==> run A: inputs <==
==> flow/design.v <==
`timescale 1ns / 1ps
module calculator(rst, clk, en, kernel_weights, in_pix, ack, out_pix, done, write);
	input rst, clk, en, ack;
	input signed [15:0]kernel_weights, in_pix;
	output reg done;
	output reg signed [31:0]out_pix;
	reg signed [31:0]temp;
	reg [4:0]counter;
	output write;
	parameter kernel_size = 3;
	assign write = (counter == (kernel_size*kernel_size)+1);
	always @ (posedge clk) begin
		done <= 0;
		if (rst || en == 0) begin
			counter <= 0;
			temp <= 0;
		end
		else begin
			if (counter < (kernel_size*kernel_size)+2)
				counter <= counter + 1;
			if (counter >= 1 && counter <= (kernel_size*kernel_size))
				temp <= temp + (kernel_weights * in_pix);
			if (counter == (kernel_size*kernel_size)+1) begin
				out_pix <= temp;
				done <= 1;
			end
		end
	end
endmodule
`timescale 1ns / 1ps
module ctrl(clk, en, write, result_addr, base_addrA, base_addrB, addrA, addrB);
	input clk, en, write;
	output reg [13:0]addrA;
	output reg [13:0]addrB;
	input [13:0]base_addrA;
	input [13:0]result_addr;
	input [13:0]base_addrB;
	parameter img_width = 48, kernel_size = 3;
	reg [4:0]count;
	reg [2:0]i;
	always @ (posedge clk)begin
		if(en)begin
			addrA <= addrA + 1;
			addrB <= addrB + 1;
			count <= count + 1;
			if (count >= kernel_size-1) begin
				i <= i+1;
				addrA <= base_addrA + (i+1)*img_width;
				count <= 0;
			end
			if (write)begin
				addrA <= result_addr;
			end
		end
		else begin
			addrA <= base_addrA;
			addrB <= base_addrB;
			count <= 0;
			i <= 0;
		end
	end
endmodule
`timescale 1ns / 1ps
module pixelpointprocessor(rst, en, clk, ack, result_addr, base_addrA, base_addrB, in_pix, kernel_weight, done, addrA, addrB, out_pix);
	input rst, en;
	input clk, ack;
	input [13:0]base_addrA;
	input [13:0]base_addrB;
	input [13:0]result_addr;
	parameter img_width = 48, kernel_size = 3;
	output [13:0] addrA;
	output [13:0] addrB;
	output signed [31:0] out_pix;
	output done;
	wire write;
	input signed [15:0]in_pix, kernel_weight;
	ctrl #(img_width, kernel_size) C1(clk, en, write, result_addr, base_addrA, base_addrB, addrA, addrB);
	calculator #(kernel_size) calc1(rst, clk, en, kernel_weight, in_pix, ack, out_pix, done, write);
endmodule
`timescale 1ns / 1ps
module ctrl_conv2D(rst, en_conv2d, clk, done, base_result_addr, pix_base_addr, kernel_base_addr, pix_addr, kernel_addr, en, ack, result_addr, completed);
	input rst, en_conv2d, clk, done;
	input [13:0]kernel_base_addr;
	input [13:0]pix_base_addr, base_result_addr;
	output reg [13:0]result_addr;
	output reg [13:0]pix_addr;
	output reg [13:0]kernel_addr;
	parameter img_width = 48, kernel_size = 3;
	localparam out_width = img_width - kernel_size + 1;
	output reg en, completed;
	reg busy;
	reg [6:0]col;
	reg [6:0]row;
	output reg ack;
	always @ (posedge clk)begin
		ack <= 0;
		completed <= 0;
		if (rst) begin
			busy <= 0;
			en <= 0;
			pix_addr <= 0;
			kernel_addr <= 0;
			result_addr <= 0;
		end
		else if (!busy) begin
			if (en_conv2d) begin
				busy <= 1;
				pix_addr <= pix_base_addr;
				kernel_addr <= kernel_base_addr;
				result_addr <= base_result_addr;
				col <= 0;
				row <= 0;
			end
		end
		else if (done) begin
			ack <= 1;
			en <= 0;
			result_addr <= result_addr + 1;
			if (col < out_width-1) begin
				col <= col + 1;
				pix_addr <= pix_addr + 1;
			end
			else begin
				col <= 0;
				row <= row + 1;
				pix_addr <= pix_addr + kernel_size;
			end
			if (col == out_width-1 && row == out_width-1) begin
				busy <= 0;
				completed <= 1;
			end
		end
		else if (!en) begin
			en <= 1;
		end
	end
endmodule
`timescale 1ns / 1ps
module Convolution2D(clk, rst, en_conv2d, base_result_addr, pix_base_addr, kernel_base_addr,
							in_pix, completed, pix_done, addrA, addrB, out_pix, kernel_weight
							);
	input signed[15:0]in_pix, kernel_weight;
	input clk, rst, en_conv2d;
	input [13:0]kernel_base_addr;
	input [13:0]pix_base_addr;
	input [13:0]base_result_addr;
	parameter img_width = 48, kernel_size = 3;
	output completed, pix_done;
	output signed[31:0] out_pix;
	output [13:0]addrA, addrB;
	wire en, ack;
	wire [13:0]pix_addr;
	wire [13:0]kernel_addr;
	wire [13:0]result_addr;
	ctrl_conv2D #(img_width, kernel_size) C2(rst, en_conv2d, clk, pix_done, base_result_addr, pix_base_addr, kernel_base_addr, pix_addr, kernel_addr, en, ack, result_addr, completed);	
	pixelpointprocessor #(img_width, kernel_size) P1(rst, en, clk, ack, result_addr, pix_addr, kernel_addr, in_pix, kernel_weight, pix_done, addrA, addrB, out_pix);
endmodule
==> flow/run.sh <==
#!/bin/bash
# the make line also repeats each setting of config.mk as NAME=value (left out here)
make -C /OpenROAD-flow-scripts/flow DESIGN_CONFIG=/design/flow/config.mk WORK_HOME=/design/flow/orfs CLKGATE_MAP_FILE= finish
==> flow/config.mk <==
export PLATFORM = sky130hd
export DESIGN_NAME = Convolution2D
export DESIGN_NICKNAME = Convolution2D
export VERILOG_FILES = /design/flow/design.v
export SDC_FILE = /design/flow/constraint.sdc
export NUM_CORES = 4
export LEC_CHECK = 0
export CAP_MARGIN = 20
export CELL_PAD_IN_SITES_GLOBAL_PLACEMENT = 0
export CORE_ASPECT_RATIO = 0.5
export CORE_MARGIN = 7
export CORE_UTILIZATION = 66
export CTS_CLUSTER_DIAMETER = 154
export CTS_CLUSTER_SIZE = 100
export HOLD_SLACK_MARGIN = 0.26
export SETUP_SLACK_MARGIN = -0.54
export SLEW_MARGIN = 20
==> flow/constraint.sdc <==
create_clock -name core_clock -period 10.0 [get_ports {clk}]
set_input_delay 2.0000 -clock core_clock [delete_from_list [all_inputs] [get_ports {clk}]]
set_output_delay 2.0000 -clock core_clock [all_outputs]
set_load 0.01 [all_outputs]
==> inputs of run K, as changes to run A <==
Settings changed: ABC_AREA from default to 1, CAP_MARGIN 20 to 10, CELL_PAD_IN_SITES_DETAIL_PLACEMENT from default to 1, CELL_PAD_IN_SITES_GLOBAL_PLACEMENT 0 to 1, CORE_ASPECT_RATIO 0.5 to default, CORE_MARGIN 7 to 2, CORE_UTILIZATION 66 to 40, CTS_CLUSTER_DIAMETER 154 to default, CTS_CLUSTER_SIZE 100 to default, GPL_TIMING_DRIVEN from default to 1, HOLD_SLACK_MARGIN 0.26 to 0.03, MAX_ROUTING_LAYER from default to met4, PLACE_DENSITY_LB_ADDON from default to 0.08, SETUP_SLACK_MARGIN -0.54 to default, SLEW_MARGIN 20 to 0.
==> inputs of run P, as changes to run A <==
Settings changed: CELL_PAD_IN_SITES_GLOBAL_PLACEMENT 0 to default, CORE_ASPECT_RATIO 0.5 to default, CORE_MARGIN 7 to 2, CORE_UTILIZATION 66 to 58, CTS_CLUSTER_DIAMETER 154 to default, CTS_CLUSTER_SIZE 100 to default, HOLD_SLACK_MARGIN 0.26 to default, SETUP_SLACK_MARGIN -0.54 to default.
==> flow/constraint.sdc (replaced) <==
create_clock -name core_clock -period 6.9 [get_ports {clk}]
set_input_delay 1.3800 -clock core_clock [delete_from_list [all_inputs] [get_ports {clk}]]
set_output_delay 1.3800 -clock core_clock [all_outputs]
set_load 0.01 [all_outputs]
==> changes_impl.md <==
### Changed

- Crit path DRT: 10,320 ps
- Total cells reported by yosys after synthesis: about 2k
- Run status: no timing/DRC/antenna violations
Source of the figures above: run A

==> changes_impl.md <==
### Changed

- Run status: no timing/DRC/antenna violations
- Total Nets Final: 3,056
- Total cells reported by yosys after synthesis: around 2.5k
- Crit path DRT: between 10,000 and 15,000 ps
Source of the figures above: run K

==> changes_impl.md <==
### Changed

- Crit path DRT: slightly above 7000 ps
- Run status: no timing/DRC/antenna violations
- Total cells reported by yosys after synthesis: between 1.5k and 2k
Source of the figures above: run P

